### flow/design.v
module alu(rs1,rs2,alu_control,funct3,funct7,zero,alu_out);
input [31:0] rs1;
input [31:0] rs2;
input [3:0] alu_control;
input [2:0] funct3;
input [6:0] funct7;
output reg zero;             
output reg[31:0] alu_out;
always @(*)begin
	alu_out=0;
	zero=0;
	case(alu_control)
		4'b0000:begin 
			case(funct3)
				0:begin
					if(funct7==7'b0000000)begin 
						alu_out=rs1+rs2;
					end
					else begin 
						alu_out=rs1-rs2;
					end
				end
				1:begin
					alu_out=rs1<<rs2[4:0];
				end
				2:begin
					alu_out=($signed(rs1) < $signed(rs2))?1:0;
				end
				3:begin
					alu_out=(rs1<rs2)?1:0;
				end
				4:begin
					alu_out=rs1^rs2;
				end
				5:begin
					if(funct7==7'b0000000)begin
						alu_out=rs1>>rs2[4:0];
					end
					else begin
						alu_out=$signed(rs1)>>>rs2[4:0];
					end
				end
				6:begin
					alu_out=rs1|rs2;
				end
				default:begin
					alu_out=rs1&rs2;
				end
			endcase
		end
		4'b0001:begin 
			alu_out=rs1+rs2;
		end
		4'b0010:begin 
			case(funct3)
				0:begin
					alu_out=rs1+rs2;
				end
				1:begin
					alu_out=rs1<<rs2[4:0];
				end
				2:begin
					alu_out=($signed(rs1)<$signed(rs2))?1:0;
				end
				3:begin
					alu_out=(rs1<rs2)?1:0;
				end
				4:begin
					alu_out=rs1^rs2;
				end
				5:begin
					if(rs2[11:5]==7'b0000000)begin
						alu_out=rs1>>rs2[4:0];
					end
					else begin
						alu_out=$signed(rs1)>>>rs2[4:0];
					end
				end
				6:begin
					alu_out=rs1|rs2;
				end
				default:begin
					alu_out=rs1&rs2;
				end
			endcase
		end
		4'b0011:begin 
			alu_out=rs1+rs2;
		end
		4'b0100:begin 
			case(funct3)
				0:zero=(rs1==rs2);
				1:zero=(rs1!=rs2);
				4:zero=($signed(rs1)<$signed(rs2));
				5:zero=($signed(rs1)>=$signed(rs2));
				6:zero=(rs1<rs2);
				7:zero=(rs1>=rs2);
				default:zero=0;
			endcase
		end
		4'b0101:begin 
			alu_out=rs2;
		end
		4'b0110:begin 
			alu_out=rs1+rs2;
		end
		default:begin
			alu_out=0;
			zero=0;
		end
	endcase
end
endmodule
module decoder(instr_out,control_signal);
input [31:0] instr_out;
output reg [13:0] control_signal;
always @(*) begin
case (instr_out[6:0])
	7'b0110011:begin 
		control_signal=14'b0000_1100_00_0001;
		end
	7'b0000011:begin 
		control_signal=14'b0001_1110_00_1000;
		end
	7'b0010011:begin 
		control_signal=14'b0010_1100_00_1001;
		end
	7'b0100011:begin 
		control_signal=14'b0011_0101_00_1000;
		end
	7'b1100011:begin 
		control_signal=14'b0100_0100_11_0000;
		end
	7'b0110111:begin 
		control_signal=14'b0101_1111_00_1111;
		end
	7'b1100111:begin 
		control_signal=14'b0110_1011_10_1011;
		end
	7'b0010111:begin 
		control_signal=14'b0111_1100_00_0111;
		end
	7'b1101111:begin 
		control_signal=14'b1000_1000_01_0011;
		end
	default:
		control_signal=14'b0000_0000_00_0000;
endcase
end
endmodule
module immgen(instr,imm);
input [31:0] instr;
output reg [31:0]imm;
always@(*)begin
	case(instr[6:0])
		7'b0000011,7'b0010011,7'b1100111:begin           
			if(instr[31]==1)begin 
				imm={{20{1'b1}},instr[31:20]};
			end
			else begin
				imm={{20{1'b0}},instr[31:20]};
			end
		end
		7'b0100011:begin 
			if(instr[31]==1)begin
				imm = {{20{1'b1}} , instr[31:25] , instr[11:7]};
			end
			else begin
				imm = {{20{1'b0}} , instr[31:25] , instr[11:7]};
			end
		end
		7'b1100011:begin  
			if(instr[31]==1)begin
				imm = {{19{1'b1}} , instr[31] , instr[7] , instr[30:25] , instr[11:8],1'b0};
			end
			else begin
				imm = {{19{1'b0}} , instr[31] , instr[7] , instr[30:25] , instr[11:8],1'b0};
			end
		end
		7'b0010111,7'b0110111:begin 
			imm={instr[31:12],{12{1'b0}}};
		end
		7'b1101111:begin 
			if(instr[31]==1)begin
				imm = {{11{1'b1}} , instr[31] , instr[19:12] , instr[20] , instr[30:21] , 1'b0};
			end
			else begin
				imm = {{11{1'b0}} , instr[31] , instr[19:12] , instr[20] , instr[30:21] , 1'b0};
			end
		end
		default:begin
			imm=0;
		end
	endcase
end
endmodule
module regfile(clk,rs1_addr,rs2_addr,rd_addr,reg_wrt,rd_data,rs1_data,rs2_data);
input clk;
input [4:0] rs1_addr;
input [4:0] rs2_addr;
input [4:0] rd_addr;
input reg_wrt;
input [31:0] rd_data;
output reg[31:0] rs1_data;
output reg[31:0] rs2_data;
reg [31:0] r [1:31];
always@(posedge clk) begin
	rs1_data <= (rs1_addr == 5'd0) ? 32'd0 : r[rs1_addr];
	rs2_data <= (rs2_addr == 5'd0) ? 32'd0 : r[rs2_addr];
	if(reg_wrt && rd_addr != 5'd0)
		r[rd_addr] <= rd_data;
end
endmodule
module CPU(
    input             clk,
    input             rst,
    input      [31:0] data_out,
    input      [31:0] instr_out,
    output reg        instr_read,
    output reg        data_read,
    output reg [31:0] instr_addr,
    output reg [31:0] data_addr,
    output reg [3:0]  data_write,
    output reg [31:0] data_in
);
localparam S_IF  = 2'd0;
localparam S_ID  = 2'd1;
localparam S_EX  = 2'd2;
localparam S_MEM = 2'd3;
reg  [1:0]  state;
reg  [31:0] pc;
reg  [31:0] ir;
reg  [1:0]  ld_off;
wire [13:0] signal;
wire [31:0] rs1_data;
wire [31:0] rs2_data;
wire [31:0] imm;
wire [31:0] src2;
wire        zero;
wire [31:0] alu_out;
wire [31:0] pc_plus_imm;
wire [31:0] pc_plus4;
reg  [31:0] rd_data;
reg         reg_wrt;
reg  [31:0] next_pc;
reg  [31:0] ld_data;
wire [6:0] opcode = ir[6:0];
wire [2:0] funct3 = ir[14:12];
wire is_load   = (opcode == 7'b0000011);
wire is_store  = (opcode == 7'b0100011);
wire is_branch = (opcode == 7'b1100011);
wire is_jal    = (opcode == 7'b1101111);
wire is_jalr   = (opcode == 7'b1100111);
wire is_auipc  = (opcode == 7'b0010111);
decoder decoder(
.instr_out(ir),
.control_signal(signal)
);
regfile regfile(
.clk(clk),
.rs1_addr(instr_out[19:15]),
.rs2_addr(instr_out[24:20]),
.rd_addr(ir[11:7]),
.reg_wrt(reg_wrt),
.rd_data(rd_data),
.rs1_data(rs1_data),
.rs2_data(rs2_data)
);
immgen immgen(
.instr(ir),
.imm(imm)
);
assign pc_plus4    = pc + 32'd4;
assign pc_plus_imm = pc + imm;
assign src2 = signal[3] ? imm : rs2_data;
alu alu(
.rs1(rs1_data),
.rs2(src2),
.alu_control(signal[13:10]),
.funct3(funct3),
.funct7(ir[31:25]),
.zero(zero),
.alu_out(alu_out)
);
always @(*) begin
	case (funct3)
		3'b000: begin
			case (ld_off)
				2'd0: ld_data = {{24{data_out[7]}},  data_out[7:0]};
				2'd1: ld_data = {{24{data_out[15]}}, data_out[15:8]};
				2'd2: ld_data = {{24{data_out[23]}}, data_out[23:16]};
				default: ld_data = {{24{data_out[31]}}, data_out[31:24]};
			endcase
		end
		3'b001: ld_data = ld_off[1] ? {{16{data_out[31]}}, data_out[31:16]}
		                            : {{16{data_out[15]}}, data_out[15:0]};
		3'b100: begin
			case (ld_off)
				2'd0: ld_data = {24'd0, data_out[7:0]};
				2'd1: ld_data = {24'd0, data_out[15:8]};
				2'd2: ld_data = {24'd0, data_out[23:16]};
				default: ld_data = {24'd0, data_out[31:24]};
			endcase
		end
		3'b101: ld_data = ld_off[1] ? {16'd0, data_out[31:16]} : {16'd0, data_out[15:0]};
		default: ld_data = data_out;
	endcase
end
always @(*) begin
	if ((is_branch && zero) || is_jal)
		next_pc = pc_plus_imm;
	else if (is_jalr)
		next_pc = {alu_out[31:1], 1'b0};
	else
		next_pc = pc_plus4;
end
always @(*) begin
	reg_wrt = 1'b0;
	rd_data = alu_out;
	if (state == S_MEM) begin
		reg_wrt = 1'b1;
		rd_data = ld_data;
	end else if (state == S_EX && !is_load) begin
		reg_wrt = signal[9];
		if (is_jal || is_jalr)
			rd_data = pc_plus4;
		else if (is_auipc)
			rd_data = pc_plus_imm;
	end
end
always @(*) begin
	instr_read = (state == S_IF);
	instr_addr = pc;
	data_addr  = alu_out;
	data_read  = (state == S_EX) && is_load;
	data_write = 4'b0000;
	data_in    = rs2_data;
	if (state == S_EX && is_store) begin
		case (funct3)
			3'b000: begin
				data_write = 4'b0001 << alu_out[1:0];
				data_in    = {4{rs2_data[7:0]}};
			end
			3'b001: begin
				data_write = alu_out[1] ? 4'b1100 : 4'b0011;
				data_in    = {2{rs2_data[15:0]}};
			end
			default: data_write = 4'b1111;
		endcase
	end
end
always @(posedge clk) begin
	if (rst) begin
		state <= S_IF;
		pc    <= 32'd0;
	end else begin
		case (state)
			S_IF: state <= S_ID;
			S_ID: begin
				ir    <= instr_out;
				state <= S_EX;
			end
			S_EX: begin
				ld_off <= alu_out[1:0];
				if (is_load) begin
					state <= S_MEM;
				end else begin
					pc    <= next_pc;
					state <= S_IF;
				end
			end
			default: begin
				pc    <= pc_plus4;
				state <= S_IF;
			end
		endcase
	end
end
endmodule
### flow/run.sh
#!/bin/bash
# the make line also repeats each setting of config.mk as NAME=value (left out here)
make -C /OpenROAD-flow-scripts/flow DESIGN_CONFIG=/design/flow/config.mk WORK_HOME=/design/flow/orfs CLKGATE_MAP_FILE= finish
### flow/config.mk
export PLATFORM = sky130hd
export DESIGN_NAME = CPU
export DESIGN_NICKNAME = CPU
export VERILOG_FILES = /design/flow/design.v
export SDC_FILE = /design/flow/constraint.sdc
export NUM_CORES = 4
export LEC_CHECK = 0
export CAP_MARGIN = 30
export CORE_ASPECT_RATIO = 1.05
export CORE_MARGIN = 2
export CORE_UTILIZATION = 34
export CTS_CLUSTER_DIAMETER = 265
export CTS_CLUSTER_SIZE = 70
export GPL_ROUTABILITY_DRIVEN = 0
export GPL_TIMING_DRIVEN = 1
export MIN_ROUTING_LAYER = met2
export PLACE_DENSITY = 0.71
export SLEW_MARGIN = 35
### flow/constraint.sdc
create_clock -name core_clock -period 11.4 [get_ports {clk}]
set_input_delay 2.2800 -clock core_clock [delete_from_list [all_inputs] [get_ports {clk}]]
set_output_delay 2.2800 -clock core_clock [all_outputs]
set_load 0.01 [all_outputs]
==> results.txt, run 1 <==
run results: outcome=aborted with a tool error, stage reached=global routing, error msg=[ERROR GRT-0116] Global routing finished with congestion. Check the congestion regions in the DRC Viewer., Synth Cell Area=0.0672 mm^2, chip area=0.201 mm^2, DIE HEIGHT=460 um, EDFF count, synth=1026, Top non-seq family=multiplexers, depth of the CTS H-tree=1, top cells by count=edfxtp_1, mux4_2, nor2_1, nand2_1, a21oi_1, Synth warnings=5, ys flops=1126, I/O pins=168, async set-reset flop share out of synthesis=0%, yosys stat chip area=0.0672 mm^2, area fraction in compound gates=14.2%, chip width=438 um, PostCTS Resize Cnt=0, CTS Buffer Depth=3, XOR/XNOR Area Share=1.32%, post-synth top area cell=edfxtp_1, Cell variety after synth=113, Seq/Total Area, Yosys=48.8%, TritonCTS Buffers=20, GRT overflow=851, Adder Area Share=2.21%, top cells by area in the synthesized netlist=edfxtp_1, mux4_2, dfxtp_1, HPWL Detailed=179 mm, CTS hold repair buffers=0, Basic Gates by Area=9.10%, post-CTS setup buffers=0, Post-Syn Area per Cell=12.4 um^2, Root Buffer=clkbuf_16, floorplan net count=5602, Sink Count=1126, synthesized instance count=5421, Most common reg cell=edfxtp_1, row cnt=167, yosys stat cell total=5421, Core Util at FP=34.2%, Top-area cell share=45.8%, core box area=0.197 mm^2, gr usage total=48.4%, IO buf count=167, Synth top cell by count=edfxtp_1, mux share=21.0%
-- stage by stage --
stage	cell area [um^2]	instances	worst slack, ns	hold WS, ns
2_1_floorplan	67200	5421	2.67	0.530
3_3_place_gp	72100	7949	2.44	0.500
3_5_place_dp	72300	7954	2.32	0.527
4_1_cts	73000	7990	1.50	0.540
-- metal layers --
metal | overflow | GRT usage (%)
met3 | 432 | 54.1
met2 | 209 | 51.4
met1 | - | -
met5 | 66 | 32.6
met4 | 144 | 35.8
==> run 2: changes to the inputs <==
Settings changed: CAP_MARGIN 30 to 20, CELL_PAD_IN_SITES_GLOBAL_PLACEMENT from default to 0, CORE_ASPECT_RATIO 1.05 to default, CORE_UTILIZATION 34 to 66, CTS_CLUSTER_DIAMETER 265 to default, CTS_CLUSTER_SIZE 70 to 19, GPL_ROUTABILITY_DRIVEN 0 to default, GPL_TIMING_DRIVEN 1 to default, MAX_ROUTING_LAYER from default to met4, MIN_ROUTING_LAYER met2 to default, PLACE_DENSITY 0.71 to default, SETUP_SLACK_MARGIN from default to 0.74, SLEW_MARGIN 35 to 20, TNS_END_PERCENT from default to 5.
Clock period 11.4 ns to 6.4 ns, I/O delays scaled along.
==> run 2 against run 1 <==
  * The run again fails in global routing
  * Synthesized cell count stayed put
  * Die size is 48% lower
  * Synthesized area stayed put
==> results.txt, run 2 <==
run results: Top-area cell share=45.8% (unchanged), outcome=aborted with a tool error, DIE HEIGHT=323 um (-30%), error msg=[ERROR GRT-0116] Global routing finished with congestion. Check the congestion regions in the DRC Viewer., area fraction in compound gates=14.2% (unchanged), Root Buffer=clkbuf_16, Core Util at FP=66.3% (+32 points), IO buf count=167 (unchanged), I/O pins=168 (unchanged), chip area=0.104 mm^2 (-48%), GRT overflow=906, GP Congestion=1.22, Seq/Total Area, Yosys=48.8% (unchanged), async set-reset flop share out of synthesis=0% (unchanged), CTS Buffer Depth=3 (unchanged), floorplan net count=5602 (unchanged), mux share=21.0% (unchanged), TritonCTS Buffers=109 (+450%), Top non-seq family=multiplexers, Post-Syn Area per Cell=12.4 um^2 (unchanged), stage reached=global routing, Cell variety after synth=113 (unchanged), EDFF count, synth=1026 (unchanged), Adder Area Share=2.21% (unchanged), Synth warnings=5 (unchanged), yosys stat chip area=0.0672 mm^2 (unchanged), core box area=0.101 mm^2 (-48%), Synth Cell Area=0.0672 mm^2 (unchanged), yosys stat cell total=5421 (unchanged), Sink Count=1126 (unchanged), gr usage total=90.6%, chip width=323 um (-26%), XOR/XNOR Area Share=1.32% (unchanged), top cells by area in the synthesized netlist=edfxtp_1, mux4_2, dfxtp_1, Most common reg cell=edfxtp_1, synthesized instance count=5421 (unchanged), ys flops=1126 (unchanged), Synth top cell by count=edfxtp_1, area post-placement=0.0753 mm^2 (+4.1%), CTS hold repair buffers=0 (unchanged), HPWL Detailed=226 mm (+26%), post-synth top area cell=edfxtp_1, top cells by count=edfxtp_1, mux4_2, nor2_1, nand2_1, a21oi_1, row cnt=117 (-30%), Basic Gates by Area=9.10% (unchanged), post-place setup slack=-0.763 ns (-3.09 ns), depth of the CTS H-tree=3 (+2)
==> run 2: layer usage <==
metal	GRT overflow	track usage [%]
met3	142	81.8
met1	128	90.9
met4	284	88.8
met2	352	97.8
met5	-	-
==> run 2: repair_timing <==
action                     in CTS
buffers inserted              139
gates cloned                    8
gates resized                 605
setup endpoints to repair     856
pin swaps                     178
==> run 2: stage by stage <==
step           utilization, %  std cells
4_1_cts                  81.2       7620
3_5_place_dp             74.2       7266
2_1_floorplan               -       5421
3_3_place_gp             74.2       7263
==> run 3: changes to the inputs <==
Settings changed: CAP_MARGIN 20 to 30, CELL_PAD_IN_SITES_DETAIL_PLACEMENT from default to 1, CELL_PAD_IN_SITES_GLOBAL_PLACEMENT 0 to default, CORE_ASPECT_RATIO from default to 1.05, CORE_UTILIZATION 66 to 34, CTS_CLUSTER_DIAMETER from default to 265, CTS_CLUSTER_SIZE 19 to 70, GPL_ROUTABILITY_DRIVEN from default to 0, GPL_TIMING_DRIVEN from default to 1, HOLD_SLACK_MARGIN from default to 0.27, MAX_ROUTING_LAYER met4 to default, MIN_ROUTING_LAYER from default to met2, PLACE_DENSITY from default to 0.87, SETUP_SLACK_MARGIN 0.74 to default, SLEW_MARGIN 20 to 35, TNS_END_PERCENT 5 to default.
Clock period 6.4 ns to 11.4 ns, I/O delays scaled along.
==> run 3 against run 2 <==
  * The flow again stops in global routing
  * Synthesized area unchanged
  * Synthesized cell count unchanged
  * Die size increased by 93%
==> results.txt, run 3 <==
run results: async set-reset flop share out of synthesis=0% (unchanged), Core Util at FP=34.2% (-32 points), outcome=aborted with a tool error, ys flops=1126 (unchanged), area fraction in compound gates=14.2% (unchanged), Root Buffer=clkbuf_16, placed insts=7938 (+9.2%), yosys stat chip area=0.0672 mm^2 (unchanged), yosys stat cell total=5421 (unchanged), EDFF count, synth=1026 (unchanged), GRT overflow=6115, mux share=21.0% (unchanged), CTS hold repair buffers=0 (unchanged), row cnt=167 (+43%), Most common reg cell=edfxtp_1, Top non-seq family=multiplexers, CTS Buffer Depth=3 (unchanged), Post-Syn Area per Cell=12.4 um^2 (unchanged), Top-area cell share=45.8% (unchanged), Seq/Total Area, Yosys=48.8% (unchanged), Cell variety after synth=113 (unchanged), I/O pins=168 (unchanged), top cells by count=edfxtp_1, mux4_2, nor2_1, nand2_1, a21oi_1, Synth warnings=5 (unchanged), error msg=[ERROR GRT-0116] Global routing finished with congestion. Check the congestion regions in the DRC Viewer., PostCTS Resize Cnt=0 (-100%), chip area=0.201 mm^2 (+93%), Synth top cell by count=edfxtp_1, IO buf count=167 (unchanged), core box area=0.197 mm^2 (+94%), HPWL Detailed=231 mm (+2.2%), Synth Cell Area=0.0672 mm^2 (unchanged), top cells by area in the synthesized netlist=edfxtp_1, mux4_2, dfxtp_1, chip width=438 um (+36%), Adder Area Share=2.21% (unchanged), synthesized instance count=5421 (unchanged), depth of the CTS H-tree=1 (-2), post-CTS setup buffers=0 (-100%), gr usage total=64.4%, post-place setup slack=1.66 ns (+2.43 ns), TritonCTS Buffers=20 (-82%), DIE HEIGHT=460 um (+42%), post-synth top area cell=edfxtp_1, floorplan net count=5602 (unchanged), area post-placement=0.0721 mm^2 (-4.3%), Sink Count=1126 (unchanged), XOR/XNOR Area Share=1.32% (unchanged), Basic Gates by Area=9.10% (unchanged), stage reached=global routing
[run 3: through the flow]
stage | hold WS [ns] | util [%]
CTS | 0.664 | 36.9
detailed placement | 0.573 | 36.6
global placement | 0.514 | 36.6
floorplan | 0.530 | -
[run 3: metal layers]
metal,GRT overflow,global-route usage (%)
met5,341,52.6
met1,-,-
met2,1981,64.8
met3,2866,70.8
met4,927,55.4
==> run 4: changes to the inputs <==
Settings changed: CAP_MARGIN 30 to 20, CELL_PAD_IN_SITES_DETAIL_PLACEMENT 1 to default, CORE_ASPECT_RATIO 1.05 to 0.61, CORE_MARGIN 2 to 9, CORE_UTILIZATION 34 to 18, CTS_CLUSTER_DIAMETER 265 to default, CTS_CLUSTER_SIZE 70 to 44, GPL_ROUTABILITY_DRIVEN 0 to 1, GPL_TIMING_DRIVEN 1 to default, HOLD_SLACK_MARGIN 0.27 to default, MIN_ROUTING_LAYER met2 to default, PLACE_DENSITY 0.87 to default, PLACE_DENSITY_LB_ADDON from default to 0.01, SETUP_SLACK_MARGIN from default to 1.48, SLEW_MARGIN 35 to 25.
Clock period 11.4 ns to 8.47 ns, I/O delays scaled along.
==> run 4 against run 3 <==
  * Now clean on timing, DRC and antenna
  * Synthesized cell count did not move
  * Synthesized area stayed put
  * Die size rose by 97%
==> results.txt, run 4 <==
yosys + openroad results -> Pwr per Cell Area=205 mW/mm^2, I/O pins=168 (unchanged), Initial DRC Count=6945, Arr. time, crit path=5.91 ns, Worst R2R End=pc[4]$_SDFFE_PP0P_, yosys stat cell total=5421 (unchanged), Clock Pin Slew Worst Setup and Hold Paths=0.06 ns, synthesized instance count=5421 (unchanged), worst setup path startpoint=ir[3]$_DFFE_PP_, Layout Nets=6250, register share of total power=36.1%, Seq/Total Area, Yosys=48.8% (unchanged), reg2reg path depth=23, part of the power in combinational logic=30.1%, gr usage total=22.3%, placed insts=10553 (+33%), non-filler cells, final=11144, Final setup viols=0, Clock Skew=0.0634 ns, Power Total=18.1 mW, Worst path top cell family by delay=buffers and inverters, Top non-seq family=multiplexers, cells along the critical path=buf_6, nand3b_1, buf_4, buf_4, o22ai_4, a22oi_2, buf_6, buf_16, buf_16, o211ai_1, buf_4, mux2i_4, a21oi_1, nand2_1, o21ai_0, a32oi_2, a211oi_2, buf_6, inv_1, clkdlybuf4s50_1, reg2reg start=ir[5]$_DFFE_PP_, core box area=0.370 mm^2 (+88%), HPWL Detailed=323 mm (+40%), Lkg Pwr=29.6 nW, Power Sequential=6.53 mW, DR pass1 iterations=7, chip width=801 um (+83%), Top Consumer=sequential cells, Hold Crit Depth=1, count of final hold-check violations=0, crit end category=primary output, cell count along the critical path=20, Vias/cell=5.11, outcome=timing/DRC/antenna clean, Cell variety after synth=113 (unchanged), Worst Setup Start Kind=flip-flop, XOR/XNOR Area Share=1.32% (unchanged), depth of the CTS H-tree=4 (+3), Internal=11.7 mW, Core Util at FP=18.2% (-16 points), Residual DRC=0, final worst setup slack=0.869 ns, HP Class=reg -> reg, CTS Buffer Depth=4 (+1), Synth warnings=5 (unchanged), Top-area cell share=45.8% (unchanged), required time of the critical path=6.78 ns, VDD IR max=0.156 mV, vias=56966, Most common reg cell=edfxtp_1, TritonCTS Buffers=148 (+640%), Root Buffer=clkbuf_16, DIE HEIGHT=495 um (+7.8%), Rel. slew slack=13.7%, pin count of the biggest net entering global routing=94, Routed WL=463 mm, vias in the first global route=54727, Psw=6.44 mW, Slew @ Worst Pin=1.29 ns, Critical Path Fanout Max=13, combinational gate power=5.45 mW, Max Cap Violations=0, top cells by count=edfxtp_1, mux4_2, nor2_1, nand2_1, a21oi_1, worst hold path startpoint=state[0]$_DFF_P_, row cnt=174 (+4.2%), Max Slew Vio Count=0, routed length per instance=41.5 um, Final Instance Area=0.0884 mm^2, Tmin final=7.60 ns, Hold Crit Endpoint=state[2]$_DFF_P_, Final Cycle Share=89.7%, Clk pwr share=33.8%, initial antenna violation count=62, DRT antenna net count=0, Basic Gates by Area=9.10% (unchanged), Worst setup endpoint=data_addr[10], Adder Area Share=2.21% (unchanged), Max Fclk=0.132 GHz, Clock Power=6.11 mW, IO buf count=167 (unchanged), top cells by area in the synthesized netlist=edfxtp_1, mux4_2, dfxtp_1, Tool Warnings=83, mux share=21.0% (unchanged), CP max stage delay=0.57 ns, clock tree from TritonCTS=yes, WHS=0.581 ns, floorplan net count=5602 (unchanged), worst skew pair latency=0.87 ns, first-pass GRT wire length=591 mm, Post-Syn Area per Cell=12.4 um^2 (unchanged), post-place setup slack=-0.590 ns (-2.25 ns), chip area=0.397 mm^2 (+97%), GP Congestion=0.944, yosys stat chip area=0.0672 mm^2 (unchanged), CP Class=reg -> out, r2r setup slk=1.60 ns, Critical path buffers and inverters=10, slowest CP cell=clkdlybuf4s50_1, EDFF count, synth=1026 (unchanged), RSZ-0062 raised after global routing=yes, Area Overhead vs Synth=31.5%, CTS hold repair buffers=0 (unchanged), post-synth top area cell=edfxtp_1, async set-reset flop share out of synthesis=0% (unchanged), area post-placement=0.0777 mm^2 (+7.7%), area fraction in compound gates=14.2% (unchanged), Synth Cell Area=0.0672 mm^2 (unchanged), Sink Count=1126 (unchanged), Sw Ratio=35.6%, ys flops=1126 (unchanged), Synth top cell by count=edfxtp_1, GRT overflow=0
[run 4: layout make-up]
cell class,count,area (um^2)
Fill cell,39131,282000
Multi-Input combinational cell,3725,35900
Sequential cell,1126,32800
Timing Repair Buffer,916,8330
Tap cell,4928,6170
Clock buffer,184,3880
Inverter,152,644
Clock inverter,72,534
Antenna cell,41,103
[run 4: timing repair]
| item | in CTS | in global routing |
|---|---|---|
| gates cloned | 5 | 4 |
| pin swaps | 164 | 129 |
| setup buffers | 192 | 91 |
| endpoints found under the hold margin | 0 | 0 |
| setup endpoints to repair | 503 | 192 |
| gates resized | 650 | 279 |
[run 4: through the flow]
step | util (%) | TNS (ns)
after CTS | 23.3 | 0
after floorplan | - | 0
after global routing | 23.9 | 0
final | 23.9 | 0
after global placement | 21.0 | -2.15
after detailed placement | 21.0 | -2.74
[run 4: routing by layer]
| layer | track usage [%] | vias to the layer above | wire, um |
|---|---|---|---|
| li1 | - | 23140 | - |
| met1 | 35.7 | 30948 | 240000 |
| met4 | 2.80 | 10 | 5990 |
| met2 | 29.0 | 2550 | 173000 |
| met5 | 0 | - | 93 |
| met3 | 6.81 | 318 | 43900 |
==> run 5: changes to the inputs <==
Settings changed: CORE_ASPECT_RATIO 0.61 to 0.5, CORE_MARGIN 9 to 2, CORE_UTILIZATION 18 to 64, CTS_CLUSTER_DIAMETER from default to 332, CTS_CLUSTER_SIZE 44 to 97, GPL_ROUTABILITY_DRIVEN 1 to default, PLACE_DENSITY from default to 0.35, PLACE_DENSITY_LB_ADDON 0.01 to default, SETUP_SLACK_MARGIN 1.48 to 1.59, SLEW_MARGIN 25 to 20, TNS_END_PERCENT from default to 5.
Clock period 8.47 ns to 7.01 ns, I/O delays scaled along.
==> run 5 against run 4 <==
  * The flow now stops in global routing
  * Synthesized area unchanged
  * Synthesized cell count is the same
  * Die size down 73%
==> results.txt, run 5 <==
run results: depth of the CTS H-tree=1 (-3), floorplan net count=5602 (unchanged), yosys stat cell total=5421 (unchanged), Sink Count=1126 (unchanged), Top-area cell share=45.8% (unchanged), GP Congestion=1.13 (+20%), placed insts=7010 (-34%), XOR/XNOR Area Share=1.32% (unchanged), Synth top cell by count=edfxtp_1, Core Util at FP=64.3% (+46 points), yosys stat chip area=0.0672 mm^2 (unchanged), CTS hold repair buffers=0 (unchanged), area fraction in compound gates=14.2% (unchanged), Root Buffer=clkbuf_16, post-synth top area cell=edfxtp_1, Synth warnings=5 (unchanged), Cell variety after synth=113 (unchanged), outcome=aborted with a tool error, TritonCTS Buffers=15 (-90%), Synth Cell Area=0.0672 mm^2 (unchanged), EDFF count, synth=1026 (unchanged), chip area=0.108 mm^2 (-73%), top cells by count=edfxtp_1, mux4_2, nor2_1, nand2_1, a21oi_1, row cnt=84 (-52%), async set-reset flop share out of synthesis=0% (unchanged), Seq/Total Area, Yosys=48.8% (unchanged), Most common reg cell=edfxtp_1, HPWL Detailed=231 mm (-29%), chip width=462 um (-42%), core box area=0.105 mm^2 (-72%), top cells by area in the synthesized netlist=edfxtp_1, mux4_2, dfxtp_1, Top non-seq family=multiplexers, Basic Gates by Area=9.10% (unchanged), DIE HEIGHT=233 um (-53%), IO buf count=167 (unchanged), stage reached=global routing, I/O pins=168 (unchanged), Adder Area Share=2.21% (unchanged), post-place setup slack=-0.244 ns (+0.345 ns), CTS Buffer Depth=3 (-1), mux share=21.0% (unchanged), synthesized instance count=5421 (unchanged), ys flops=1126 (unchanged), Post-Syn Area per Cell=12.4 um^2 (unchanged)
run 5: timing repair:
| item | CTS |
|---|---|
| resized | 492 |
| pin swaps | 149 |
| gates cloned | 4 |
| setup buffers | 148 |
| endpoints found under the setup margin | 1071 |
run 5: per-stage QoR:
step | utilization, % | power [mW] | instance area [um^2] | TNS, ns | hold slack, ns
CTS | 73.0 | 15.1 | 76300 | 0 | 0.574
detailed placement | 69.7 | 12.4 | 72900 | -1.54 | 0.547
global placement | 69.6 | 12.3 | 72800 | 0 | 0.542
floorplan | - | 10.3 | 67500 | 0 | 0.530
==> run 6: changes to the inputs <==
Settings changed: ABC_AREA from default to 0, CORE_ASPECT_RATIO 0.5 to 0.71, CORE_UTILIZATION 64 to 72, CTS_CLUSTER_DIAMETER 332 to 393, CTS_CLUSTER_SIZE 97 to 99, PLACE_DENSITY 0.35 to default, SETUP_SLACK_MARGIN 1.59 to 0.99, TNS_END_PERCENT 5 to default.
Clock period 7.01 ns to 6.36 ns, I/O delays scaled along.
==> run 6 against run 5 <==
  * The flow again stops in global routing
  * Die size fell by 11%
  * Synthesized cell count did not move
  * Synthesized area unchanged
==> results.txt, run 6 <==
run results: outcome=aborted with a tool error, stage reached=global routing, error msg=[ERROR GRT-0116] Global routing finished with congestion. Check the congestion regions in the DRC Viewer., XOR/XNOR Area Share=1.32% (unchanged), chip width=367 um (-21%), Synth warnings=5 (unchanged), area fraction in compound gates=14.2% (unchanged), ys flops=1126 (unchanged), post-synth top area cell=edfxtp_1, Most common reg cell=edfxtp_1, row cnt=94 (+12%), EDFF count, synth=1026 (unchanged), CTS hold repair buffers=0 (unchanged), GRT overflow=494, Cell variety after synth=113 (unchanged), Synth Cell Area=0.0672 mm^2 (unchanged), Synth top cell by count=edfxtp_1, depth of the CTS H-tree=1 (unchanged), DIE HEIGHT=262 um (+12%), async set-reset flop share out of synthesis=0% (unchanged), I/O pins=168 (unchanged), TritonCTS Buffers=15 (unchanged), Root Buffer=clkbuf_16, top cells by count=edfxtp_1, mux4_2, nor2_1, nand2_1, a21oi_1, Seq/Total Area, Yosys=48.8% (unchanged), Core Util at FP=72.6% (+8.3 points), HPWL Detailed=223 mm (-3.6%), yosys stat chip area=0.0672 mm^2 (unchanged), CTS Buffer Depth=3 (unchanged), top cells by area in the synthesized netlist=edfxtp_1, mux4_2, dfxtp_1, yosys stat cell total=5421 (unchanged), placed insts=7033 (+0.33%), mux share=21.0% (unchanged), chip area=0.0959 mm^2 (-11%), synthesized instance count=5421 (unchanged), GP Congestion=1.30 (+15%), Basic Gates by Area=9.10% (unchanged), core box area=0.0926 mm^2 (-11%), post-place setup slack=-0.539 ns (-0.295 ns), Top-area cell share=45.8% (unchanged), IO buf count=167 (unchanged), Sink Count=1126 (unchanged), Post-Syn Area per Cell=12.4 um^2 (unchanged), gr usage total=80.1%, floorplan net count=5602 (unchanged), Top non-seq family=multiplexers, Adder Area Share=2.21% (unchanged)
run 6: through the flow:
| stage | utilization, % | cell area (um^2) |
|---|---|---|
| detailed placement | 80.3 | 74300 |
| CTS | 85.0 | 78700 |
| floorplan | - | 67700 |
| global placement | 80.2 | 74300 |
run 6: metal layers:
layer	GRT overflow	track usage, %
met5	7	42.3
met4	142	72.7
met3	65	67.2
met1	60	83.8
met2	220	93.6
run 6: repair_timing:
action                     CTS
pin swaps                  213
gates resized              647
setup buffers              188
setup endpoints to repair  905
cloned                       8
==> run 7: changes to the inputs <==
Settings changed: ABC_AREA 0 to default, CORE_ASPECT_RATIO 0.71 to default, CORE_UTILIZATION 72 to 56, CTS_CLUSTER_DIAMETER 393 to default, CTS_CLUSTER_SIZE 99 to 58, HOLD_SLACK_MARGIN from default to 0.29, PLACE_DENSITY_LB_ADDON from default to 0.0, SETUP_SLACK_MARGIN 0.99 to 1.32, TNS_END_PERCENT from default to 5.
Clock period 6.36 ns to 6.49 ns, I/O delays scaled along.
==> run 7 against run 6 <==
  * The layout now fails its checks (max-capacitance violations, max-slew violations, negative setup slack)
  * Die size up 28%
  * Synthesized cell count unchanged
  * Synthesized area unchanged
==> results.txt, run 7 <==
yosys + openroad results -> CTS hold repair buffers=0 (unchanged), Psw=7.23 mW, post-synth top area cell=edfxtp_1, GP Congestion=1.15 (-12%), Worst path top cell family by delay=AND-OR/OR-AND gates, non-filler cells, final=7910, first-pass GRT wire length=449 mm, FF/Latch Area=0.0328 mm^2, Clk pwr share=31.1%, I/O pins=168 (unchanged), routed length per instance=41.6 um, gr usage total=52.6%, Top-area cell share=45.8% (unchanged), register share of total power=38.7%, slowest CP cell=edfxtp_1, Clock Power=6.82 mW, synthesized instance count=5421 (unchanged), clock tree from TritonCTS=yes, Power Sequential=8.46 mW, Critical path buffers and inverters=9, Initial DRC Count=11564, chip area=0.123 mm^2 (+28%), Adder Area Share=2.21% (unchanged), Seq/Total Area, Yosys=48.8% (unchanged), chip width=351 um (-4.4%), yosys stat chip area=0.0672 mm^2 (unchanged), Tmin final=6.87 ns, row cnt=127 (+35%), count of final hold-check violations=0, Root Buffer=clkbuf_16, GRT overflow=0, Hold Crit Depth=1, EDFF count, synth=1026 (unchanged), Final setup viols=26, Critical Path Fanout Max=5, HP Class=reg -> reg, CP Class=reg -> out, Routed WL=329 mm, Max Fclk=0.146 GHz, Worst R2R End=pc[31]$_SDFFE_PP0P_, part of the power in combinational logic=30.2%, fill cell count=8152, layout violations=max-capacitance violations, max-slew violations, negative setup slack, top cells by area in the synthesized netlist=edfxtp_1, mux4_2, dfxtp_1, DIE HEIGHT=351 um (+34%), r2r setup slk=0.40 ns, outcome=failed layout checks, TritonCTS Buffers=111 (+96), Slew @ Worst Pin=1.79 ns, reg2reg start=ir[5]$_DFFE_PP_, Top Consumer=sequential cells, Arr. time, crit path=5.57 ns, XOR/XNOR Area Share=1.32% (unchanged), Clock Pin Slew Worst Setup and Hold Paths=0.07 ns, Final Cycle Share=106%, CTS Buffer Depth=3 (unchanged), Sink Count=1126 (unchanged), Basic Gates by Area=9.10% (unchanged), worst hold path startpoint=state[0]$_DFF_P_, DR pass1 iterations=9, Max Slew Vio Count=3, Hold Crit Endpoint=state[2]$_DFF_P_, Pwr per Cell Area=261 mW/mm^2, crit end category=primary output, post-place setup slack=-0.685 ns (-0.146 ns), floorplan net count=5602 (unchanged), Power Total=21.9 mW, async set-reset flop share out of synthesis=0% (unchanged), CP max stage delay=0.50 ns, Clock Skew=0.0785 ns, VDD IR max=0.470 mV, IO buf count=167 (unchanged), Area Overhead vs Synth=24.8%, combinational gate power=6.60 mW, placed insts=7499 (+6.6%), Tool Warnings=92, required time of the critical path=5.19 ns, WHS=0.564 ns, vias in the first global route=57984, Max Cap Violations=1, yosys stat cell total=5421 (unchanged), worst skew pair latency=0.79 ns, Synth warnings=5 (unchanged), ys flops=1126 (unchanged), cell count along the critical path=25, Lkg Pwr=29.9 nW, Most common reg cell=edfxtp_1, Comb gate area=0.0352 mm^2, Core Util at FP=56.3% (-16 points), reg2reg path depth=23, depth of the CTS H-tree=3 (+2), mux share=21.0% (unchanged), final worst setup slack=-0.377 ns, Vias/cell=7.78, area fraction in compound gates=14.2% (unchanged), HPWL Detailed=211 mm (-5.2%), DRT antenna net count=0, Sw Ratio=33.0%, Internal=14.7 mW, pin count of the biggest net entering global routing=115, initial antenna violation count=19, RSZ-0062 raised after global routing=yes, Worst Setup Start Kind=flip-flop, Rel. slew slack=-19.8%, core box area=0.119 mm^2 (+29%), Top non-seq family=multiplexers, Post-Syn Area per Cell=12.4 um^2 (unchanged), Residual DRC=0, Synth top cell by count=edfxtp_1, Worst setup endpoint=data_addr[28], CP most frequent cell=buf_6, Final Core Density=70.2%, Cell variety after synth=113 (unchanged), worst setup path startpoint=ir[5]$_DFFE_PP_, top cells by count=edfxtp_1, mux4_2, nor2_1, nand2_1, a21oi_1, vias=61556, Synth Cell Area=0.0672 mm^2 (unchanged), Layout Nets=6358
[run 7: stage by stage]
step                TNS, ns  cell area (um^2)
finish                -5.47             83900
global route          -7.55             83900
CTS                   -1.93             82000
detailed placement    -3.70             75600
global placement      -2.56             75600
floorplan                 0             67500
[run 7: routing by layer]
metal	part of all wire [%]	wire length [um]	GRT usage (%)
met5	0.017	55	0.196
met4	11	37100	44.9
met3	15	50700	19.3
met2	42	138000	75.6
met1	31	103000	62.8
[run 7: timing repair]
action / 4_1_cts / 5_1_grt
setup buffers: 99 / 64
gates cloned: 6 / 8
resized: 507 / 265
setup endpoints to repair: 941 / 914
pin swaps: 152 / 146
[run 7: cell type report]
| cell class | count | area share (%) |
|---|---|---|
| Antenna cell | 22 | 0.0656 |
| Clock buffer | 142 | 3.57 |
| Clock inverter | 70 | 0.939 |
| Inverter | 152 | 0.711 |
| Multi-Input combinational cell | 3725 | 41.9 |
| Sequential cell | 1126 | 39.1 |
| Tap cell | 1612 | 2.40 |
| Timing Repair Buffer | 1061 | 11.3 |
==> run 8: changes to the inputs <==
Settings changed: CELL_PAD_IN_SITES_DETAIL_PLACEMENT from default to 0, CELL_PAD_IN_SITES_GLOBAL_PLACEMENT from default to 3, CORE_ASPECT_RATIO from default to 1.49, CORE_MARGIN 2 to 6, CORE_UTILIZATION 56 to 40, CTS_CLUSTER_SIZE 58 to default, GPL_TIMING_DRIVEN from default to 1, HOLD_SLACK_MARGIN 0.29 to 0.27, MAX_ROUTING_LAYER from default to met4, MIN_ROUTING_LAYER from default to met1, PLACE_DENSITY from default to 0.41, PLACE_DENSITY_LB_ADDON 0.0 to default, SETUP_SLACK_MARGIN 1.32 to 0.11, TNS_END_PERCENT 5 to 35.
Clock period 6.49 ns to 11.3 ns, I/O delays scaled along.
==> run 8 against run 7 <==
  * The run now finishes clean
  * Die size rose by 45%
  * Power fell by 49%
  * Critical path depth decreased by 6
  * Via count fell by 13%
  * Clock skew up 0.0059 ns
  * Wire length grew 0.68%
  * Core utilization decreased by 25 points
  * Clock power fell by 48%
  * Largest power group unchanged
==> results.txt, run 8 <==
yosys + openroad results -> outcome=timing/DRC/antenna clean, CP Class=reg -> out, row cnt=183 (+44%), Residual DRC=0 (unchanged), XOR/XNOR Area Share=1.32% (unchanged), Clk pwr share=31.5% (+0.4 points), Area Overhead vs Synth=12.4%, initial antenna violation count=20 (+1), DRT antenna net count=0 (unchanged), DR pass1 iterations=8 (-1), IO buf count=167 (unchanged), Max Cap Violations=0 (-1), floorplan net count=5602 (unchanged), required time of the critical path=9.04 ns (+3.85 ns), HPWL Detailed=229 mm (+8.5%), Arr. time, crit path=8.21 ns (+2.64 ns), Cell variety after synth=113 (unchanged), Max Fclk=0.0955 GHz, top cells by count=edfxtp_1, mux4_2, nor2_1, nand2_1, a21oi_1, Top-area cell share=45.8% (unchanged), HP Class=reg -> reg, vias in the first global route=52682 (-9.1%), crit end category=primary output, Internal=7.48 mW (-49%), routed length per instance=42.4 um (+1.9%), Routed WL=331 mm (+0.68%), post-CTS setup buffers=0 (-100%), Post-Syn Area per Cell=12.4 um^2 (unchanged), Hold Crit Depth=2 (+1), Tool Warnings=91 (-1.1%), core box area=0.167 mm^2 (+40%), Sink Count=1126 (unchanged), Worst path top cell family by delay=AND-OR/OR-AND gates, Root Buffer=clkbuf_16, GP Congestion=1.03 (-10%), Layout Nets=5682 (-11%), Top Consumer=sequential cells, EDFF count, synth=1026 (unchanged), count of final hold-check violations=0 (unchanged), CTS Buffer Depth=3 (unchanged), placed insts=7610 (+1.5%), Synth Cell Area=0.0672 mm^2 (unchanged), Synth top cell by count=edfxtp_1, Basic Gates by Area=9.10% (unchanged), combinational gate power=2.80 mW (-58%), VDD IR max=0.136 mV (-71%), GRT overflow=0 (unchanged), non-filler cells, final=7817 (-1.2%), Synth warnings=5 (unchanged), reg2reg path depth=19 (-17%), Critical path buffers and inverters=2 (-7), Vias/cell=6.83 (-12%), cell count along the critical path=19 (-24%), CTS hold repair buffers=0 (unchanged), yosys stat cell total=5421 (unchanged), depth of the CTS H-tree=3 (unchanged), Adder Area Share=2.21% (unchanged), first-pass GRT wire length=446 mm (-0.68%), Slew @ Worst Pin=1.32 ns (-0.468 ns), Initial DRC Count=6283 (-46%), Critical Path Fanout Max=21 (+16), ys flops=1126 (unchanged), pin count of the biggest net entering global routing=141 (+23%), PostCTS Resize Cnt=0 (-100%), Lkg Pwr=25.5 nW (-15%), Worst R2R End=regfile.r[4][29]$_DFFE_PP_, clock tree from TritonCTS=yes, RSZ-0062 raised after global routing=no, synthesized instance count=5421 (unchanged), gr usage total=36.9% (-16 points), Clock Skew=0.0844 ns (+0.00585 ns), Power Sequential=4.85 mW (-43%), post-route setup TNS=0 ns (+5.47 ns), reg2reg start=ir[3]$_DFFE_PP_, CP max stage delay=0.81 ns (+0.31 ns), Clock Power=3.52 mW (-48%), worst hold path startpoint=pc[10]$_SDFFE_PP0P_, Pwr per Cell Area=148 mW/mm^2 (-43%), Worst setup endpoint=data_addr[31], Rel. slew slack=11.2% (+31 points), top cells by area in the synthesized netlist=edfxtp_1, mux4_2, dfxtp_1, area fraction in compound gates=14.2% (unchanged), slowest CP cell=ha_1, Final setup viols=0 (-100%), DIE HEIGHT=512 um (+46%), Sw Ratio=33.1% (+0.048 points), Tmin final=10.47 ns, worst skew pair latency=0.78 ns (about the same), I/O pins=168 (unchanged), mux share=21.0% (unchanged), TritonCTS Buffers=108 (-2.7%), cells along the critical path=nand3b_1, nor2_2, buf_4, o21a_1, a21o_1, mux2i_1, ha_1, nand2_1, nor3_1, nand3_1, o21ai_0, a21oi_1, o31ai_1, xnor2_1, a221oi_1, o21ai_0, a21o_1, or2_2, clkdlybuf4s50_1, worst setup path startpoint=ir[3]$_DFFE_PP_, post-synth top area cell=edfxtp_1, Worst Setup Start Kind=flip-flop, Max Slew Vio Count=0 (-3), Hold Crit Endpoint=pc[10]$_SDFFE_PP0P_, yosys stat chip area=0.0672 mm^2 (unchanged), Core Util at FP=40.3% (-16 points), Final Cycle Share=92.6% (-13 points), register share of total power=43.4% (+4.7 points), Psw=3.70 mW (-49%), chip width=348 um (-0.75%), chip area=0.178 mm^2 (+45%), async set-reset flop share out of synthesis=0% (unchanged), part of the power in combinational logic=25.1% (-5.1 points), Top non-seq family=multiplexers, Clock Pin Slew Worst Setup and Hold Paths=0.07 ns (about the same), Most common reg cell=edfxtp_1, vias=53370 (-13%), Seq/Total Area, Yosys=48.8% (unchanged), r2r setup slk=2.92 ns (+2.52 ns)
run 8: through the flow:
stage	hold slack (ns)	power (mW)	utilization (%)	setup slack (ns)	cell area [um^2]
final	0.594	11.2	45.3	0.831	75600
after global routing	0.608	11.4	45.3	0.488	75600
after CTS	0.588	11.2	45.2	0.909	75500
after floorplan	0.530	6.38	-	2.57	67200
after detailed placement	0.578	7.67	43.2	1.72	72100
after global placement	0.572	7.68	43.2	1.02	72100
run 8: layout make-up:
class | count | area (um^2)
repair buffers | 390 | 3430
multi-input cells | 3723 | 32600
fillers | 15286 | 91300
well taps | 2220 | 2780
clock inverters | 64 | 532
diodes | 9 | 22.5
flip-flops and latches | 1126 | 32800
inverters | 152 | 571
clock buffers | 133 | 2840
run 8: per-layer routing:
metal | GRT usage, % | part of all wire (%)
met4 | 24.8 | 8.9
met1 | 42.9 | 36
met3 | 4.87 | 6.8
met2 | 60.1 | 48
met5 | - | 0
==> run 9: changes to the inputs <==
Settings changed: CELL_PAD_IN_SITES_DETAIL_PLACEMENT 0 to 1, CORE_ASPECT_RATIO 1.49 to default, GPL_TIMING_DRIVEN 1 to 0, HOLD_SLACK_MARGIN 0.27 to default, TNS_END_PERCENT 35 to default.
Clock period 11.3 ns to 15.0 ns, I/O delays scaled along.
==> run 9 against run 8 <==
  * Clock power decreased by 15%
  * Sequential power decreased by 24%
  * Clock-buffer cell count increased by 21
  * Synthesized cell count unchanged
  * Via count increased by 7.2%
  * Clock skew decreased by 0.0042 ns
  * Design area increased by 3.9%
  * Core utilization increased by 2.0 points
  * Global-route usage increased by 3.5 points
  * Register-to-register slack improved by 1.4 ns
  * Non-clock buffer count increased by 358
  * Largest cell class unchanged
  * Largest power group unchanged
==> results.txt, run 9 <==
yosys + openroad results -> outcome=timing/DRC/antenna clean, Max Slew Vio Count=0 (unchanged), register share of total power=40.9% (-2.5 points), Top non-seq family=multiplexers, GRT overflow=0 (unchanged), floorplan net count=5602 (unchanged), synthesized instance count=5421 (unchanged), core box area=0.166 mm^2 (-0.60%), Clock Power=2.98 mW (-15%), Slew @ Worst Pin=1.33 ns (+0.0147 ns), worst skew pair latency=0.79 ns (about the same), post-place setup slack=2.27 ns (+0.551 ns), Clk pwr share=33.2% (+1.7 points), gr usage total=40.4% (+3.5 points), Max Cap Violations=0 (unchanged), Final setup viols=0 (unchanged), yosys stat cell total=5421 (unchanged), worst hold path startpoint=pc[10]$_SDFFE_PP0P_, Sink Count=1126 (unchanged), reg2reg start=ir[3]$_DFFE_PP_, area post-placement=0.0745 mm^2 (+3.3%), Rel. slew slack=10.5% (-0.74 points), Initial DRC Count=7780 (+24%), top cells by count=edfxtp_1, mux4_2, nor2_1, nand2_1, a21oi_1, CP max stage delay=0.90 ns (+0.09 ns), mux share=21.0% (unchanged), CP most frequent cell=clkbuf_1, crit end category=primary output, row cnt=149 (-19%), Root Buffer=clkbuf_16, Synth Cell Area=0.0672 mm^2 (unchanged), Critical Path Fanout Max=10 (-52%), DR pass1 iterations=6 (-2), Top Consumer=sequential cells, Hold Crit Depth=2 (unchanged), Seq/Total Area, Yosys=48.8% (unchanged), chip width=422 um (+21%), slowest CP cell=o21ai_0, DIE HEIGHT=422 um (-18%), Hold Crit Endpoint=pc[10]$_SDFFE_PP0P_, Sw Ratio=34.2% (+1.1 points), Cell variety after synth=113 (unchanged), Post-Syn Area per Cell=12.4 um^2 (unchanged), Residual DRC=0 (unchanged), area fraction in compound gates=14.2% (unchanged), Worst path top cell family by delay=buffers and inverters, yosys stat chip area=0.0672 mm^2 (unchanged), Final Instance Area=0.0785 mm^2 (+3.9%), r2r setup slk=4.34 ns (+1.42 ns), EDFF count, synth=1026 (unchanged), Max Fclk=0.0731 GHz, RSZ-0062 raised after global routing=no, Internal=5.90 mW (-21%), routed length per instance=44.4 um (+4.7%), required time of the critical path=12.00 ns (+2.96 ns), Routed WL=363 mm (+9.5%), Arr. time, crit path=10.67 ns (+2.46 ns), VDD IR max=0.134 mV (-0.96%), Core Util at FP=40.5% (+0.24 points), fill cell count=17133 (+12%), Area Overhead vs Synth=16.8%, Power Total=8.96 mW (-20%), Top-area cell share=45.8% (unchanged), post-CTS setup buffers=0 (unchanged), HPWL Detailed=284 mm (+24%), Worst setup endpoint=data_addr[31], Clock Pin Slew Worst Setup and Hold Paths=0.07 ns (about the same), Lkg Pwr=26.6 nW (+4.5%), Synth top cell by count=edfxtp_1, Synth warnings=5 (unchanged), Adder Area Share=2.21% (unchanged), Tool Warnings=83 (-8.8%), Pwr per Cell Area=114 mW/mm^2 (-23%), count of final hold-check violations=0 (unchanged), part of the power in combinational logic=25.8% (+0.7 points), CP Class=reg -> out, vias in the first global route=56514 (+7.3%), pin count of the biggest net entering global routing=32 (-77%), final worst setup slack=1.33 ns (+0.498 ns), chip area=0.178 mm^2 (-0.11%), Final Core Density=47.3% (+2.0 points), initial antenna violation count=15 (-25%), Most common reg cell=edfxtp_1, TritonCTS Buffers=119 (+10%), Worst Setup Start Kind=flip-flop, Power Sequential=3.67 mW (-24%), CTS hold repair buffers=0 (unchanged), clock tree from TritonCTS=yes, Psw=3.07 mW (-17%), ys flops=1126 (unchanged), Basic Gates by Area=9.10% (unchanged), Critical path buffers and inverters=11 (+9), depth of the CTS H-tree=3 (unchanged), worst setup path startpoint=ir[3]$_DFFE_PP_, HP Class=reg -> reg, IO buf count=167 (unchanged), XOR/XNOR Area Share=1.32% (unchanged), Layout Nets=6051 (+6.5%), Tmin final=13.67 ns, combinational gate power=2.32 mW (-17%), CTS Buffer Depth=3 (unchanged), reg2reg path depth=27 (+8), first-pass GRT wire length=486 mm (+9.0%), PostCTS Resize Cnt=0 (unchanged), async set-reset flop share out of synthesis=0% (unchanged), Worst R2R End=regfile.r[10][21]$_DFFE_PP_, Final Cycle Share=91.1% (-1.5 points), top cells by area in the synthesized netlist=edfxtp_1, mux4_2, dfxtp_1, Vias/cell=7.00 (+2.5%), Clock Skew=0.0802 ns (-0.00418 ns), I/O pins=168 (unchanged), post-synth top area cell=edfxtp_1, DRT antenna net count=0 (unchanged), GP Congestion=1.06 (+2.8%), cell count along the critical path=26 (+7), vias=57200 (+7.2%)
[run 9: final cells by class]
| cell class | count | area, um^2 | share of cell area, % |
|---|---|---|---|
| clock inverter | 70 | 714 | 0.910 |
| buffer | 420 | 1800 | 2.29 |
| inverter | 152 | 571 | 0.727 |
| tap | 2189 | 2740 | 3.49 |
| multi-input combinational | 3723 | 32700 | 41.7 |
| antenna | 10 | 25.0 | 0.0319 |
| timing repair buffer | 328 | 3930 | 5.01 |
| sequential | 1126 | 32800 | 41.8 |
| clock buffer | 154 | 3180 | 4.05 |
[run 9: routing by layer]
layer  global-route usage [%]  share of wire, %  vias to the layer above
met5                        -                 0                        -
met4                     27.9               9.0                        0
met3                     7.06               8.7                     1012
met2                     62.1                45                     3714
met1                     48.8                37                    29811
li1                         -                 -                    22663
[run 9: stage by stage]
| step | instances | TNS, ns | hold slack [ns] |
|---|---|---|---|
| finish | 8172 | 0 | 0.587 |
| detailed placement | 7933 | 0 | 0.568 |
| global placement | 7777 | -88.74 | 0.573 |
| CTS | 8157 | 0 | 0.580 |
| floorplan | 5421 | 0 | 0.530 |
| global route | 8169 | 0 | 0.592 |
==> run 10: changes to the inputs <==
Settings changed: CELL_PAD_IN_SITES_DETAIL_PLACEMENT 1 to default, CELL_PAD_IN_SITES_GLOBAL_PLACEMENT 3 to default, CORE_MARGIN 6 to 2, CORE_UTILIZATION 40 to 58, GPL_TIMING_DRIVEN 0 to default, MIN_ROUTING_LAYER met1 to default, PLACE_DENSITY 0.41 to default, SETUP_SLACK_MARGIN 0.11 to default, TNS_END_PERCENT from default to 5.
Clock period 15.0 ns to 6.51 ns, I/O delays scaled along.
==> run 10 against run 9 <==
  * The run now fails in global routing
  * Die size fell by 33%
  * Synthesized area did not move
  * Synthesized cell count did not move
==> results.txt, run 10 <==
run results: Adder Area Share=2.21% (unchanged), Seq/Total Area, Yosys=48.8% (unchanged), synthesized instance count=5421 (unchanged), depth of the CTS H-tree=3 (unchanged), Most common reg cell=edfxtp_1, mux share=21.0% (unchanged), Sink Count=1126 (unchanged), Synth top cell by count=edfxtp_1, EDFF count, synth=1026 (unchanged), IO buf count=167 (unchanged), row cnt=124 (-17%), yosys stat cell total=5421 (unchanged), chip area=0.119 mm^2 (-33%), Core Util at FP=58.6% (+18 points), stage reached=global routing, GP Congestion=1.11 (+5.7%), XOR/XNOR Area Share=1.32% (unchanged), Root Buffer=clkbuf_16, Synth warnings=5 (unchanged), chip width=344 um (-18%), yosys stat chip area=0.0672 mm^2 (unchanged), CTS Buffer Depth=3 (unchanged), HPWL Detailed=236 mm (-17%), top cells by count=edfxtp_1, mux4_2, nor2_1, nand2_1, a21oi_1, outcome=aborted with a tool error, Synth Cell Area=0.0672 mm^2 (unchanged), Top non-seq family=multiplexers, top cells by area in the synthesized netlist=edfxtp_1, mux4_2, dfxtp_1, async set-reset flop share out of synthesis=0% (unchanged), post-place setup slack=-0.534 ns (-2.80 ns), Top-area cell share=45.8% (unchanged), DIE HEIGHT=344 um (-18%), floorplan net count=5602 (unchanged), CTS hold repair buffers=0 (unchanged), Cell variety after synth=113 (unchanged), ys flops=1126 (unchanged), post-synth top area cell=edfxtp_1, core box area=0.115 mm^2 (-31%), TritonCTS Buffers=108 (-9.2%), Basic Gates by Area=9.10% (unchanged), I/O pins=168 (unchanged), Post-Syn Area per Cell=12.4 um^2 (unchanged), area fraction in compound gates=14.2% (unchanged)
-- run 10: repair_timing --
action,CTS
resized,339
gates cloned,1
setup endpoints to repair,36
buffers inserted,65
pin swaps,99
endpoints found under the hold margin,0
-- run 10: stage by stage --
stage	hold slack, ns	area (um^2)	std cells
after CTS	0.546	81100	7717
after detailed placement	0.537	75800	7450
after global placement	0.516	75800	7450
after floorplan	0.530	67300	5421
==> run 11: changes to the inputs <==
Settings changed: CORE_UTILIZATION 58 to 40, PLACE_DENSITY_LB_ADDON from default to 0.05, TNS_END_PERCENT 5 to default.
Clock period 6.51 ns to 15.0 ns, I/O delays scaled along.
==> run 11 against run 10 <==
  * Now clean on timing, DRC and antenna
  * Die size is 44% higher
  * Synthesized area stayed put
  * Synthesized cell count stayed put
==> results.txt, run 11 <==
yosys + openroad results -> Worst path top cell family by delay=AND-OR/OR-AND gates, Top-area cell share=45.8% (unchanged), first-pass GRT wire length=422 mm, Most common reg cell=edfxtp_1, Final Core Density=45.7%, CP Class=reg -> out, Post-Syn Area per Cell=12.4 um^2 (unchanged), DIE HEIGHT=414 um (+20%), part of the power in combinational logic=22.6%, DRT antenna net count=0, area fraction in compound gates=14.2% (unchanged), core box area=0.167 mm^2 (+46%), crit end category=primary output, Max Slew Vio Count=0, ys flops=1126 (unchanged), Comb gate area=0.0326 mm^2, Adder Area Share=2.21% (unchanged), Max Fclk=0.0856 GHz, Lkg Pwr=25.8 nW, Initial DRC Count=7709, Synth top cell by count=edfxtp_1, Power Total=8.85 mW, Sink Count=1126 (unchanged), Top non-seq family=multiplexers, Critical path buffers and inverters=4, Pwr per Cell Area=116 mW/mm^2, synthesized instance count=5421 (unchanged), IO buf count=167 (unchanged), depth of the CTS H-tree=4 (+1), Root Buffer=clkbuf_16, Hold Crit Depth=1, PostCTS Resize Cnt=0 (-100%), CTS hold repair buffers=0 (unchanged), yosys stat chip area=0.0672 mm^2 (unchanged), reg2reg path depth=19, Max Cap Violations=0, chip area=0.171 mm^2 (+44%), final worst setup slack=3.32 ns, Worst Setup Start Kind=flip-flop, top cells by area in the synthesized netlist=edfxtp_1, mux4_2, dfxtp_1, slowest CP cell=edfxtp_1, routed length per instance=39.3 um, XOR/XNOR Area Share=1.32% (unchanged), Synth warnings=5 (unchanged), gr usage total=36.2%, combinational gate power=2.00 mW, reg2reg start=ir[5]$_DFFE_PP_, top cells by count=edfxtp_1, mux4_2, nor2_1, nand2_1, a21oi_1, I/O pins=168 (unchanged), Clock Power=3.19 mW, Cell variety after synth=113 (unchanged), pin count of the biggest net entering global routing=123, CP max stage delay=0.90 ns, VDD IR max=0.121 mV, initial antenna violation count=13, Tmin final=11.68 ns, cells along the critical path=nand3b_1, o22ai_2, and2_1, a21oi_1, o21ai_0, inv_1, ha_1, inv_1, a21oi_1, nand2_1, o31ai_1, nand4_1, nor4_1, a21oi_1, o211ai_1, o2111ai_1, o221ai_1, buf_4, o21ba_2, clkdlybuf4s50_1, required time of the critical path=12.00 ns, worst hold path startpoint=state[0]$_DFF_P_, Rel. slew slack=17.0%, post-CTS setup buffers=0 (-100%), Routed WL=308 mm, CP most frequent cell=a21oi_1, worst skew pair latency=0.83 ns, Area Overhead vs Synth=13.4%, mux share=21.0% (unchanged), worst setup path startpoint=ir[5]$_DFFE_PP_, EDFF count, synth=1026 (unchanged), GP Congestion=1.10 (-1.5%), Slew @ Worst Pin=1.23 ns, Final Cycle Share=77.9%, Basic Gates by Area=9.10% (unchanged), FF/Latch Area=0.0328 mm^2, clock tree from TritonCTS=yes, Tool Warnings=84, Hold Crit Endpoint=state[2]$_DFF_P_, floorplan net count=5602 (unchanged), TritonCTS Buffers=132 (+22%), outcome=timing/DRC/antenna clean, Synth Cell Area=0.0672 mm^2 (unchanged), Layout Nets=5682, vias in the first global route=51766, Clock Pin Slew Worst Setup and Hold Paths=0.07 ns, vias=53707, Internal=6.01 mW, fill cell count=15295, CTS Buffer Depth=3 (unchanged), Worst R2R End=pc[4]$_SDFFE_PP0P_, register share of total power=41.3%, Residual DRC=0, GRT overflow=0, Top Consumer=sequential cells, Power Sequential=3.66 mW, post-synth top area cell=edfxtp_1, yosys stat cell total=5421 (unchanged), Seq/Total Area, Yosys=48.8% (unchanged), Psw=2.84 mW, async set-reset flop share out of synthesis=0% (unchanged), Final setup viols=0, RSZ-0062 raised after global routing=no, Sw Ratio=32.1%, Critical Path Fanout Max=22, HP Class=reg -> reg, count of final hold-check violations=0, cell count along the critical path=20, DR pass1 iterations=8, Clk pwr share=36.1%, post-place setup slack=4.48 ns (+5.01 ns), Arr. time, crit path=8.68 ns, post-route setup TNS=0 ns, Worst setup endpoint=data_write[3], Clock Skew=0.0495 ns, Vias/cell=6.86, row cnt=150 (+21%), r2r setup slk=6.33 ns, Core Util at FP=40.3% (-18 points), chip width=414 um (+20%), HPWL Detailed=207 mm (-12%)
==> run 11: per-stage QoR <==
step	instances	hold WS (ns)	area, um^2
final	7825	0.578	76300
after global routing	7824	0.583	76300
after CTS	7813	0.568	76200
after detailed placement	7571	0.550	71900
after global placement	7569	0.554	71900
after floorplan	5421	0.530	67200
==> run 11: area by class of cell <==
type | count | area share (%)
diodes | 12 | 0.0394
flip-flops and latches | 1126 | 43.0
well taps | 2204 | 3.62
clock inverters | 69 | 0.966
inverters | 152 | 0.748
multi-input cells | 3723 | 42.7
clock buffers | 173 | 4.68
repair buffers | 366 | 4.23
==> run 11: per-layer routing <==
layer	up-vias	global-route usage (%)	wire length [um]
met5	-	-	0
met4	0	19.6	20300
met3	782	6.97	27900
met2	3304	54.4	139000
met1	27719	46.5	120000
li1	21902	-	-
==> run 12: changes to the inputs <==
Settings changed: ABC_AREA from default to 0, CELL_PAD_IN_SITES_DETAIL_PLACEMENT from default to 0, CELL_PAD_IN_SITES_GLOBAL_PLACEMENT from default to 1, CORE_ASPECT_RATIO from default to 1.1, CORE_UTILIZATION 40 to 45, CTS_CLUSTER_SIZE from default to 99, HOLD_SLACK_MARGIN from default to 0.02, MAX_ROUTING_LAYER met4 to default, PLACE_DENSITY_LB_ADDON 0.05 to 0.11, SLEW_MARGIN 20 to 35, TNS_END_PERCENT from default to 75.
Clock period 15.0 ns to 13.9 ns, I/O delays scaled along.
==> run 12 against run 11 <==
  * Final cell count shrank 3.5%
  * Sequential power increased by 7.9%
  * Critical endpoint is now data_write[1]
  * Core utilization increased by 5.5 points
  * Register-to-register slack lost 1.3 ns
  * Setup slack got worse by 0.51 ns
  * Still clean on timing, DRC and antenna
  * Clock skew up 0.023 ns
  * First-iteration DRC count rose by 4.6%
  * Combinational power grew 12%
  * Clock-buffer cell count shrank 5
  * Critical path type unchanged
==> results.txt, run 12 <==
yosys + openroad results -> outcome=timing/DRC/antenna clean, CP Class=reg -> out, Hold Crit Depth=1 (unchanged), yosys stat cell total=5421 (unchanged), Clock Pin Slew Worst Setup and Hold Paths=0.06 ns (about the same), CP max stage delay=0.81 ns (-0.09 ns), Layout Nets=5676 (-0.11%), area fraction in compound gates=14.2% (unchanged), Top non-seq family=multiplexers, async set-reset flop share out of synthesis=0% (unchanged), slowest CP cell=o22ai_2, Arr. time, crit path=8.31 ns (-0.37 ns), Final setup viols=0 (unchanged), worst setup path startpoint=ir[2]$_DFFE_PP_, GP Congestion=1.05 (-4.2%), CTS Buffer Depth=3 (unchanged), worst skew pair latency=0.77 ns (-0.06 ns), Hold Crit Endpoint=state[2]$_DFF_P_, Max Fclk=0.0901 GHz, register share of total power=42.4% (+1.1 points), highest routed layer=met5, Top Consumer=sequential cells, floorplan net count=5602 (unchanged), gr usage total=40.8% (+4.6 points), CTS hold repair buffers=0 (unchanged), XOR/XNOR Area Share=1.32% (unchanged), Worst Setup Start Kind=flip-flop, Max Slew Vio Count=0 (unchanged), WHS=0.576 ns (-0.00188 ns), Lkg Pwr=25.7 nW (-0.49%), Tmin final=11.09 ns, Root Buffer=clkbuf_16, RSZ-0062 raised after global routing=no, Worst setup endpoint=data_write[1], core box area=0.148 mm^2 (-11%), top cells by area in the synthesized netlist=edfxtp_1, mux4_2, dfxtp_1, Cell variety after synth=113 (unchanged), top cells by count=edfxtp_1, mux4_2, nor2_1, nand2_1, a21oi_1, Sink Count=1126 (unchanged), count of final hold-check violations=0 (unchanged), Residual DRC=0 (unchanged), non-filler cells, final=7555 (-3.5%), I/O pins=168 (unchanged), required time of the critical path=11.12 ns (-0.88 ns), mux share=21.0% (unchanged), GRT overflow=0 (unchanged), Seq/Total Area, Yosys=48.8% (unchanged), Area Overhead vs Synth=12.8%, WL met1=114 mm (-5.5%), Clock Skew=0.0730 ns (+0.0235 ns), Internal=6.34 mW (+5.5%), VDD IR max=0.122 mV (+0.41%), cell count along the critical path=20 (unchanged), part of the power in combinational logic=23.9% (+1.3 points), IO buf count=167 (unchanged), Post-Syn Area per Cell=12.4 um^2 (unchanged), Rel. slew slack=28.1% (+11 points), Final Cycle Share=79.8% (+2.0 points), routed length per instance=41.7 um (+6.0%), Worst R2R End=pc[4]$_SDFFE_PP0P_, Clk pwr share=33.7% (-2.4 points), row cnt=148 (-1.3%), Psw=2.98 mW (+4.8%), Initial DRC Count=8066 (+4.6%), cells along the critical path=nand4bb_1, o22ai_2, and2_1, a21oi_1, o21ai_0, inv_1, ha_1, inv_1, a21oi_1, o31ai_1, o31ai_1, nand4_1, nor4_1, a21oi_1, o211ai_1, o2111ai_1, o221ai_1, buf_4, o21ba_2, clkdlybuf4s50_1, chip area=0.153 mm^2 (-11%), depth of the CTS H-tree=3 (-1), clock tree from TritonCTS=yes, combinational gate power=2.23 mW (+12%), crit end category=primary output, Routed WL=315 mm (+2.4%), reg2reg path depth=19 (unchanged), Top-area cell share=45.8% (unchanged), reg2reg start=ir[2]$_DFFE_PP_, HP Class=reg -> reg, Adder Area Share=2.21% (unchanged), placed insts=7324 (-3.3%), vias=54151 (+0.83%), worst hold path startpoint=state[0]$_DFF_P_, DRT antenna net count=0 (unchanged), Slew @ Worst Pin=1.08 ns (-0.153 ns), Tool Warnings=87 (+3.6%), Synth top cell by count=edfxtp_1, Synth warnings=5 (unchanged), Pwr per Cell Area=123 mW/mm^2 (+5.8%), Synth Cell Area=0.0672 mm^2 (unchanged), post-CTS setup buffers=0 (unchanged), chip width=373 um (-10%), HPWL Detailed=217 mm (+4.8%), DR pass1 iterations=8 (unchanged), EDFF count, synth=1026 (unchanged), Sw Ratio=31.9% (-0.15 points), TritonCTS Buffers=113 (-14%), PostCTS Resize Cnt=0 (unchanged), post-synth top area cell=edfxtp_1, DIE HEIGHT=409 um (-1.1%), Worst path top cell family by delay=AND-OR/OR-AND gates, Critical path buffers and inverters=4 (unchanged), ys flops=1126 (unchanged), first-pass GRT wire length=426 mm (+0.95%), Basic Gates by Area=9.10% (unchanged), pin count of the biggest net entering global routing=133 (+8.1%), Power Sequential=3.95 mW (+7.9%), synthesized instance count=5421 (unchanged), initial antenna violation count=18 (+5), vias in the first global route=51368 (-0.77%), yosys stat chip area=0.0672 mm^2 (unchanged), r2r setup slk=5.06 ns (-1.27 ns), post-route setup TNS=0 ns (unchanged), met3 routed WL=28.8 mm (+3.2%), metal2 WL=146 mm (+5.0%), Most common reg cell=edfxtp_1, CP most frequent cell=a21oi_1, Max Cap Violations=0 (unchanged), Vias/cell=7.17 (+4.4%), Critical Path Fanout Max=17 (-23%), Clock Power=3.14 mW (-2%), Core Util at FP=45.4% (+5.1 points)
==> run 12: through the flow <==
| stage | power (mW) | setup slack (ns) | instance area (um^2) | util [%] |
|---|---|---|---|---|
| 5_1_grt | 9.55 | 2.37 | 75800 | 51.2 |
| 6_report | 9.32 | 2.81 | 75800 | 51.2 |
| 3_5_place_dp | 6.15 | 3.72 | 71900 | 48.5 |
| 3_3_place_gp | 6.15 | 3.39 | 71600 | 48.3 |
| 2_1_floorplan | 5.19 | 5.17 | 67200 | - |
| 4_1_cts | 9.26 | 2.91 | 75700 | 51.1 |
==> run 12: final cells by class <==
| cell class | count | area, um^2 |
|---|---|---|
| diodes | 10 | 25.0 |
| clock buffers | 168 | 3190 |
| multi-input cells | 3723 | 32700 |
| clock inverters | 47 | 621 |
| well taps | 1950 | 2440 |
| repair buffers | 379 | 3470 |
| flip-flops and latches | 1126 | 32800 |
| fillers | 12839 | 72300 |
| inverters | 152 | 571 |
==> run 12: metal layers <==
layer,global-route usage [%],vias up
met2,64.3,3597
li1,-,21874
met4,28.4,4
met1,51.3,27831
met5,0,-
met3,6.97,845
Power and IR drop assume default switching activity.
